==> flow/design.v <==
`timescale 1ns / 1ps
module fir_7_7(
    input clk,
    input rst,
    input [7:0] weight_data,
    input [2:0] weight_idx,
    input weight_valid,
    output weight_ready,
    input [7:0] input_data,
    input input_valid,
    output input_ready,
    output [15:0] output_data,
    input output_ready,
    output output_valid 
    );
    reg i_ready;
    reg w_ready;
    assign input_ready = i_ready;
    assign weight_ready = w_ready;
    wire [15:0] products [6:0];
    wire [15:0] sums [ 5:0];
    reg [7:0] inputs [6:0];
    reg [7:0] weights [6:0];
    reg [15:0] result;
    assign output_data = result;
    reg output_valid_delay;
    reg output_valid_r;
    assign output_valid = output_valid_r;
    always@(posedge clk)
    begin
        if(input_valid & input_ready)
            output_valid_delay <= 1;
        else
            output_valid_delay <= 0;
        output_valid_r <= output_valid_delay;
    end
    always@(posedge clk)
    begin
        if(rst)
        begin
            inputs[0] <= 0;
            inputs[1] <= 0;
            inputs[2] <= 0;
            inputs[3] <= 0;
            inputs[4] <= 0;
            inputs[5] <= 0;
            inputs[6] <= 0;
            weights[0] <= 0;
            weights[1] <= 0;
            weights[2] <= 0;
            weights[3] <= 0;
            weights[4] <= 0;
            weights[5] <= 0;
            weights[6] <= 0;
            result <= 0;
            i_ready <= 0;
            w_ready <= 0;
        end else begin
            i_ready <= 1;
            w_ready <= 1;
            if(weight_ready & weight_valid)begin
                weights[weight_idx] <= weight_data;
            end
            if(input_valid & input_ready)begin
                inputs[0] <= input_data;
                inputs[1] <= inputs[0];
                inputs[2] <= inputs[1];
                inputs[3] <= inputs[2];
                inputs[4] <= inputs[3];
                inputs[5] <= inputs[4];
                inputs[6] <= inputs[5];
            end
            if(output_valid & output_ready)begin
                result <= sums[5];
            end
        end
    end
    multiplier m0(inputs[0], weights[0], products[0]);
    multiplier m1(inputs[1], weights[1], products[1]);
    multiplier m2(inputs[2], weights[2], products[2]);
    multiplier m3(inputs[3], weights[3], products[3]);
    multiplier m4(inputs[4], weights[4], products[4]);
    multiplier m5(inputs[5], weights[5], products[5]);
    multiplier m6(inputs[6], weights[6], products[6]);
    adder a0(products[0], products[1], sums[0]);
    adder a1(products[2], products[3], sums[1]);
    adder a2(products[4], products[5], sums[2]);
    adder a3(products[6], sums[0], sums[3]);
    adder a4(sums[1], sums[2], sums[4]);
    adder a5(sums[3], sums[4], sums[5]);
endmodule
module adder(
    input [15:0] addend1,
    input [15:0] addend2,
    output [15:0] sum
    );
    assign sum = addend1 + addend2;
endmodule
module multiplier(
    input [7:0] weight_data,
    input [7:0] input_data,
    output [15:0] product
    );
    assign product = weight_data * input_data;
endmodule
export LEC_CHECK = 0
export ABC_AREA = 1
export CAP_MARGIN = 30
export CORE_MARGIN = 8
export CORE_UTILIZATION = 53
export CTS_CLUSTER_DIAMETER = 319
export GPL_TIMING_DRIVEN = 0
export MAX_ROUTING_LAYER = met5
export PLACE_DENSITY = 0.92
export SETUP_SLACK_MARGIN = 0.24
export SLEW_MARGIN = 20
create_clock -name core_clock -period 9.18 [get_ports {clk}]
run.sh (not shown) runs the stock make flow with config.mk's settings and CLKGATE_MAP_FILE=.
The baseline completed without violations.
==> next run, changes <==
--- a/flow/config.mk
+++ b/flow/config.mk
@@ -9,9 +9,10 @@
 export CAP_MARGIN = 30
-export CORE_MARGIN = 8
-export CORE_UTILIZATION = 53
+export CORE_MARGIN = 2
+export CORE_UTILIZATION = 72
 export CTS_CLUSTER_DIAMETER = 319
-export GPL_TIMING_DRIVEN = 0
+export CTS_CLUSTER_SIZE = 15
+export GPL_TIMING_DRIVEN = 1
 export MAX_ROUTING_LAYER = met5
-export PLACE_DENSITY = 0.92
-export SETUP_SLACK_MARGIN = 0.24
+export PLACE_DENSITY = 0.8
+export SETUP_SLACK_MARGIN = -0.21
 export SLEW_MARGIN = 20
==> flow/constraint.sdc (replaced) <==
create_clock -name core_clock -period 6.44 [get_ports {clk}]
set_input_delay 1.2880 -clock core_clock [delete_from_list [all_inputs] [get_ports {clk}]]
set_output_delay 1.2880 -clock core_clock [all_outputs]
set_load 0.01 [all_outputs]
Outcome:
- Now the flow completed and failed the layout checks on negative setup slack
- global-route usage rose by 15 points
- clock skew fell by 0.0042 ns
- sequential cell count is unchanged
- register-to-register slack got worse by 2.1 ns
- first-iteration DRC count fell by 22%
- routed wire length rose by 1.7%
- clock power rose by 38%
- area after synthesis does not change
==> next run, changes <==
--- a/flow/config.mk
+++ b/flow/config.mk
@@ -7,3 +7,3 @@
 export LEC_CHECK = 0
-export ABC_AREA = 1
+export ABC_AREA = 0
 export CAP_MARGIN = 30
@@ -12,3 +12,3 @@
 export CTS_CLUSTER_DIAMETER = 319
-export CTS_CLUSTER_SIZE = 15
+export CTS_CLUSTER_SIZE = 27
 export GPL_TIMING_DRIVEN = 1
@@ -16,3 +16,3 @@
 export PLACE_DENSITY = 0.8
-export SETUP_SLACK_MARGIN = -0.21
+export SETUP_SLACK_MARGIN = 1.08
 export SLEW_MARGIN = 20
The new run finished but failed the layout checks on negative setup slack.
Hold slack gets worse by 0.015 ns.
Core utilization increases by 3.0 points.
Combinational power came out lower by 90%.

* * *

RTL: the design.v shown in full above, as it stands there.
Settings: LEC_CHECK=0, ABC_AREA=0, CAP_MARGIN=20, CORE_MARGIN=2, CORE_UTILIZATION=70, CTS_CLUSTER_SIZE=73, SETUP_SLACK_MARGIN=1.08, SLEW_MARGIN=20; clock period 4.19 ns.
The starting point completed and failed the layout checks on setup timing.
Next try:
Settings changed: ABC_AREA 0 to default, CORE_UTILIZATION 70 to 67, CTS_CLUSTER_SIZE 73 to default, SETUP_SLACK_MARGIN 1.08 to default.
Clock period 4.19 ns to 6.51 ns, I/O delays scaled along.
The changed run finished with setup timing left.
Cell area drops by 1.9%.
Clock power drops by 41%.
Clock skew climbs by 5.0 ps.
Setup slack improved by 2300 ps.
Routed wire length drops by 6.0%.
Die size climbs by 4.4%.
Final cell count is about the same.
Power drops by 39%.
Next try:
Settings changed: CORE_UTILIZATION 67 to 29.
Clock period 6.51 ns to 7.51 ns, I/O delays scaled along.
After rerunning:
- Now the flow finished clean
- die size increases by 130%
- non-clock buffer count is lower by 171
- global-route usage drops by 22 points
- clock-buffer cell count went up by 1
- clock skew went down by 6.6 ps
- worst setup slack improved by 840 ps
- synthesized area does not change
- sequential share of layout area rises by 0.50 points
Next try:
Settings changed: ABC_AREA from default to 1, CORE_UTILIZATION 29 to 70, SETUP_SLACK_MARGIN from default to -0.11.
Clock period 7.51 ns to 5.78 ns, I/O delays scaled along.
After rerunning: With this change the flow produced a layout that fails on setup timing. Register-to-register slack loses 1400 ps. Fmax is higher by 4.8%. Critical path depth is higher by 5. Area after synthesis is higher by 4.7%. Non-clock buffer count is higher by 184. Hold slack gains 18 ps. Clock power is higher by 35%. Cell count is higher by 3.8%. Power is higher to 3.3 times its value. Final area is higher by 9.6%.

* * *

run 1:
// fir_7_7: RTL as listed in full above, without the edits since
clock: 6.64 ns
lec_check: 0
cap_margin: 25
cell_pad_in_sites_detail_placement: 1
cell_pad_in_sites_global_placement: 3
core_margin: 6
core_utilization: 61
cts_cluster_size: 76
gpl_routability_driven: 0
hold_slack_margin: -0.05
max_routing_layer: met4
min_routing_layer: met1
place_density_lb_addon: 0.13
setup_slack_margin: 1.15
slew_margin: 40
tns_end_percent: 50
Run 1 is listed as incomplete: the tool reported an error in 3_1_place_gp_skip_io and the run ended there.
--- input diff run 1..run 2 ---
- CORE_UTILIZATION: 61 -> 48
- CORE_MARGIN: 6 -> 5
- the clock period (ns, I/O delays scaled along): 6.64 -> 12.7
==> results <==
Run 2 against run 1: floorplan core density now smaller; core area rose by 0.0091 mm2; number of placement rows went up 14%.
Between run 1 and run 2, the total cells reported by yosys after synthesis figures differ only marginally.
Note that the vertical extent of the die recorded for run 1 amounts to 0.902 times the value seen in run 2.
Compare run 1 and run 2 | floorplan die width higher: run 2
Diff run 1..run 2 | chip area in the Yosys report | negligible
What run 2 reported for die size has to be multiplied by 0.813 to get the figure for run 1.
The remaining runs in run 1 and run 2 completed every stage, whereas run 1 halted early.
Run 1 failed in 3_1_place_gp_skip_io with FLW-0024.
Here is what was changed in the inputs of run 3 compared with run 2.
- removing CELL_PAD_IN_SITES_DETAIL_PLACEMENT (formerly 1)
- removing GPL_ROUTABILITY_DRIVEN (formerly 0)
- removing HOLD_SLACK_MARGIN (formerly -0.05)
- removing MIN_ROUTING_LAYER (formerly met1)
- changing PLACE_DENSITY_LB_ADDON from 0.13 to 0.08
- removing CELL_PAD_IN_SITES_GLOBAL_PLACEMENT (formerly 3)
- changing CORE_MARGIN from 5 to 2
- changing CORE_UTILIZATION from 48 to 61
- changing the clock period (ns, I/O delays scaled along) from 12.7 to 8.0
--- outcome ---
Looking at utilization, run 3 sits 16 points higher than run 2 does.
Run 3 ended up with a lower worst setup slack after placement than run 2 did.
Run 2 has a higher sequential fraction of design power than run 3.
Run 3 vs run 2 — maximum achievable frequency rose about 5%.
--- input diff run 3..run 4 ---
- MAX_ROUTING_LAYER no longer set, was met4
- TNS_END_PERCENT no longer set, was 50
- SETUP_SLACK_MARGIN now -0.76, was 1.15
- CAP_MARGIN now 20, was 25
- SLEW_MARGIN now 0, was 40
- CTS_CLUSTER_SIZE now 98, was 76
- CTS_CLUSTER_DIAMETER now 178, previously not set
- PLACE_DENSITY now 0.4, previously not set
- CORE_UTILIZATION now 40, was 61
- PLACE_DENSITY_LB_ADDON no longer set, was 0.08
- Going from run 3 to run 4, maximum frequency from static timing analysis dropped 4.5%; register-to-register slack dropped 330 ps; switching component of the power climbed 27 uW.

* * *

// fir_7_7: RTL as listed in full above, without the edits since
export LEC_CHECK = 0
export CAP_MARGIN = 20
export CELL_PAD_IN_SITES_DETAIL_PLACEMENT = 0
export CORE_ASPECT_RATIO = 0.56
export CORE_MARGIN = 2
export CORE_UTILIZATION = 27
export CTS_CLUSTER_DIAMETER = 201
export CTS_CLUSTER_SIZE = 100
export HOLD_SLACK_MARGIN = 0.04
export MAX_ROUTING_LAYER = met4
export MIN_ROUTING_LAYER = met1
export PLACE_DENSITY_LB_ADDON = 0.14
export SETUP_SLACK_MARGIN = 0.69
export SLEW_MARGIN = 20
export TNS_END_PERCENT = 50
create_clock -name core_clock -period 9.79 [get_ports {clk}]
The baseline went through all stages and came out clean.
Change:
==> flow/config.mk (replaced) <==
export PLATFORM = sky130hd
export DESIGN_NAME = fir_7_7
export DESIGN_NICKNAME = fir_7_7
export VERILOG_FILES = /design/flow/design.v
export SDC_FILE = /design/flow/constraint.sdc
export NUM_CORES = 4
export LEC_CHECK = 0
export CAP_MARGIN = 20
export CORE_MARGIN = 2
export CORE_UTILIZATION = 70
export HOLD_SLACK_MARGIN = -0.08
export SLEW_MARGIN = 20
==> flow/constraint.sdc (replaced) <==
create_clock -name core_clock -period 6.51 [get_ports {clk}]
set_input_delay 1.3020 -clock core_clock [delete_from_list [all_inputs] [get_ports {clk}]]
set_output_delay 1.3020 -clock core_clock [all_outputs]
set_load 0.01 [all_outputs]
Outcome: This time the run finished but fails on setup timing. Via count rises by 13%. Power rises by 44%. Count of clock-buffer cells in the layout falls by 1. Worst setup slack gets worse by 2.8 ns. Routed wire length falls by 15%. Global-route usage rises by 20 points. Utilization rises by 53 points. First-iteration DRC count rises by 31%. Design area rises by 5.5%. Hold slack gets better by 0.012 ns.
Change:
--- a/flow/config.mk
+++ b/flow/config.mk
@@ -9,4 +9,3 @@
 export CORE_MARGIN = 2
-export CORE_UTILIZATION = 70
-export HOLD_SLACK_MARGIN = -0.08
+export CORE_UTILIZATION = 40
 export SLEW_MARGIN = 20
==> flow/constraint.sdc (replaced) <==
create_clock -name core_clock -period 7.51 [get_ports {clk}]
set_input_delay 1.5020 -clock core_clock [delete_from_list [all_inputs] [get_ports {clk}]]
set_output_delay 1.5020 -clock core_clock [all_outputs]
set_load 0.01 [all_outputs]
What happened: With this change the flow ran to the end with no violations. Final area decreases by 5.1%. Wire length goes up by 2.1%. Die size is higher by 73%. Combinational power falls by 34%. Total power came out lower by 8.7%. Worst setup slack is better by 0.87 ns. Fmax falls by 1.7%. Synthesized area does not change.
Change:
--- a/flow/config.mk
+++ b/flow/config.mk
@@ -9,3 +9,4 @@
 export CORE_MARGIN = 2
-export CORE_UTILIZATION = 40
+export CORE_UTILIZATION = 59
+export SETUP_SLACK_MARGIN = 1.43
 export SLEW_MARGIN = 20
==> flow/constraint.sdc (replaced) <==
create_clock -name core_clock -period 5.78 [get_ports {clk}]
set_input_delay 1.1560 -clock core_clock [delete_from_list [all_inputs] [get_ports {clk}]]
set_output_delay 1.1560 -clock core_clock [all_outputs]
set_load 0.01 [all_outputs]
Outcome:
- The new run ran to the end with violations: setup timing
- setup slack degrades by 1.4 ns
- maximum frequency grows by a few percent
- non-clock buffer count goes up by 175
- via count rose by a few percent

* * *

try-amber:
RTL: the design.v shown in full above, as it stands there.
clock: 8.0 ns
lec_check: 0
cap_margin: 20
core_margin: 2
core_utilization: 61
cts_cluster_size: 76
hold_slack_margin: -0.05
max_routing_layer: met4
place_density_lb_addon: 0.08
slew_margin: 30
try-amber: PASS, flow complete, no timing, DRC or antenna violations
Setup changes, try-amber to try-maple
Settings: CORE_UTILIZATION now 40, was 61; MAX_ROUTING_LAYER no longer set, was met4; PLACE_DENSITY_LB_ADDON no longer set, was 0.08; GPL_ROUTABILITY_DRIVEN now 0, previously not set; CORE_ASPECT_RATIO now 1.91, previously not set; PLACE_DENSITY now 0.63, previously not set; CTS_CLUSTER_SIZE now 53, was 76; ABC_AREA now 1, previously not set; SLEW_MARGIN now 5, was 30; HOLD_SLACK_MARGIN no longer set, was -0.05; CTS_CLUSTER_DIAMETER now 235, previously not set.
Results
try-amber did not stop at any stage, and its layout met the timing, DRC and antenna checks.
try-maple finished every step from synthesis to the final layout, and the layout passed the timing, DRC and antenna checks.
The higher final area came out of try-maple.
Looking at area growth from synthesis to layout, try-maple sits 0.81 points lower than try-amber does.
As far as remaining routing DRC violations goes, try-maple and try-amber are indistinguishable; the numbers are identical.
Going from try-amber to try-maple, the die span in x was found to have gone down by about 8%.
When try-maple is measured against try-amber, its area of the mapped netlist turns out about 4.7% higher.
Delta (try-maple minus try-amber): global-route usage decreased 12 points; clock power decreased about 10%; number of nets still failing antenna checks after routing essentially unchanged; non-clock buffer count decreased 11%.
Relative to try-maple, the following input files were edited for try-nickel:
Settings: swapping 0.63 for 0.4 in PLACE_DENSITY; swapping 235 for 178 in CTS_CLUSTER_DIAMETER; clearing GPL_ROUTABILITY_DRIVEN, which used to be 0; swapping 40 for 51 in CORE_UTILIZATION; swapping 5 for 0 in SLEW_MARGIN; clearing CORE_ASPECT_RATIO, which used to be 1.91; putting SETUP_SLACK_MARGIN at 2.36 where nothing was set; swapping 53 for 98 in CTS_CLUSTER_SIZE.
--- outcome ---
try-nickel completed end to end with timing, DRC and antenna clean.
try-maple | stages: all done | timing, DRC, antenna: all pass
Compared with try-maple, try-nickel shows a higher post-route core utilization.
Looking at signed area change from the synthesized netlist to the final layout, try-nickel sits 5.1 points higher than try-maple does.
In the tables for try-maple and try-nickel, total wire length reads higher with try-nickel.
Critical path depth grows by a little under 10% when moving from try-maple to try-nickel.
try-maple and try-nickel ended up with nearly the same via count.
Cell count: try-nickel lower than try-maple
Higher clock-cell share of area goes to try-nickel over try-maple.
## Diff of input files: try-violet against try-nickel
Settings: CTS_CLUSTER_SIZE changed from 98 to 87; SETUP_SLACK_MARGIN removed (was 2.36); PLACE_DENSITY_LB_ADDON newly set to 0.27; CORE_UTILIZATION changed from 51 to 19; CORE_ASPECT_RATIO newly set to 1.91; SLEW_MARGIN changed from 0 to 35; PLACE_DENSITY removed (was 0.4); CTS_CLUSTER_DIAMETER changed from 178 to 235; GPL_ROUTABILITY_DRIVEN newly set to 0.
Notes after the runs:
NOTE number of rows created at floorplan try-nickel->try-violet increased by more than 100%
try-violet against try-nickel: met2 track demand over resource went down; sequential standard cell area went down.
Final period utilization: try-violet higher than try-nickel
try-violet — combinational share of power 7.3 points lower, try-nickel as reference
Going from try-nickel to try-violet, highest ir drop seen on vdd shrinks by about 65%.
Any difference in peak per-stage delay on the critical path between try-violet and try-nickel is small enough to ignore.
Taking try-nickel as the reference, in try-violet tally of non-filler cells in the final layout grew by 27%; buffer count excluding the clock tree in the final layout -61.
Power figures rest on the tool's default switching activity, not on a simulated workload.
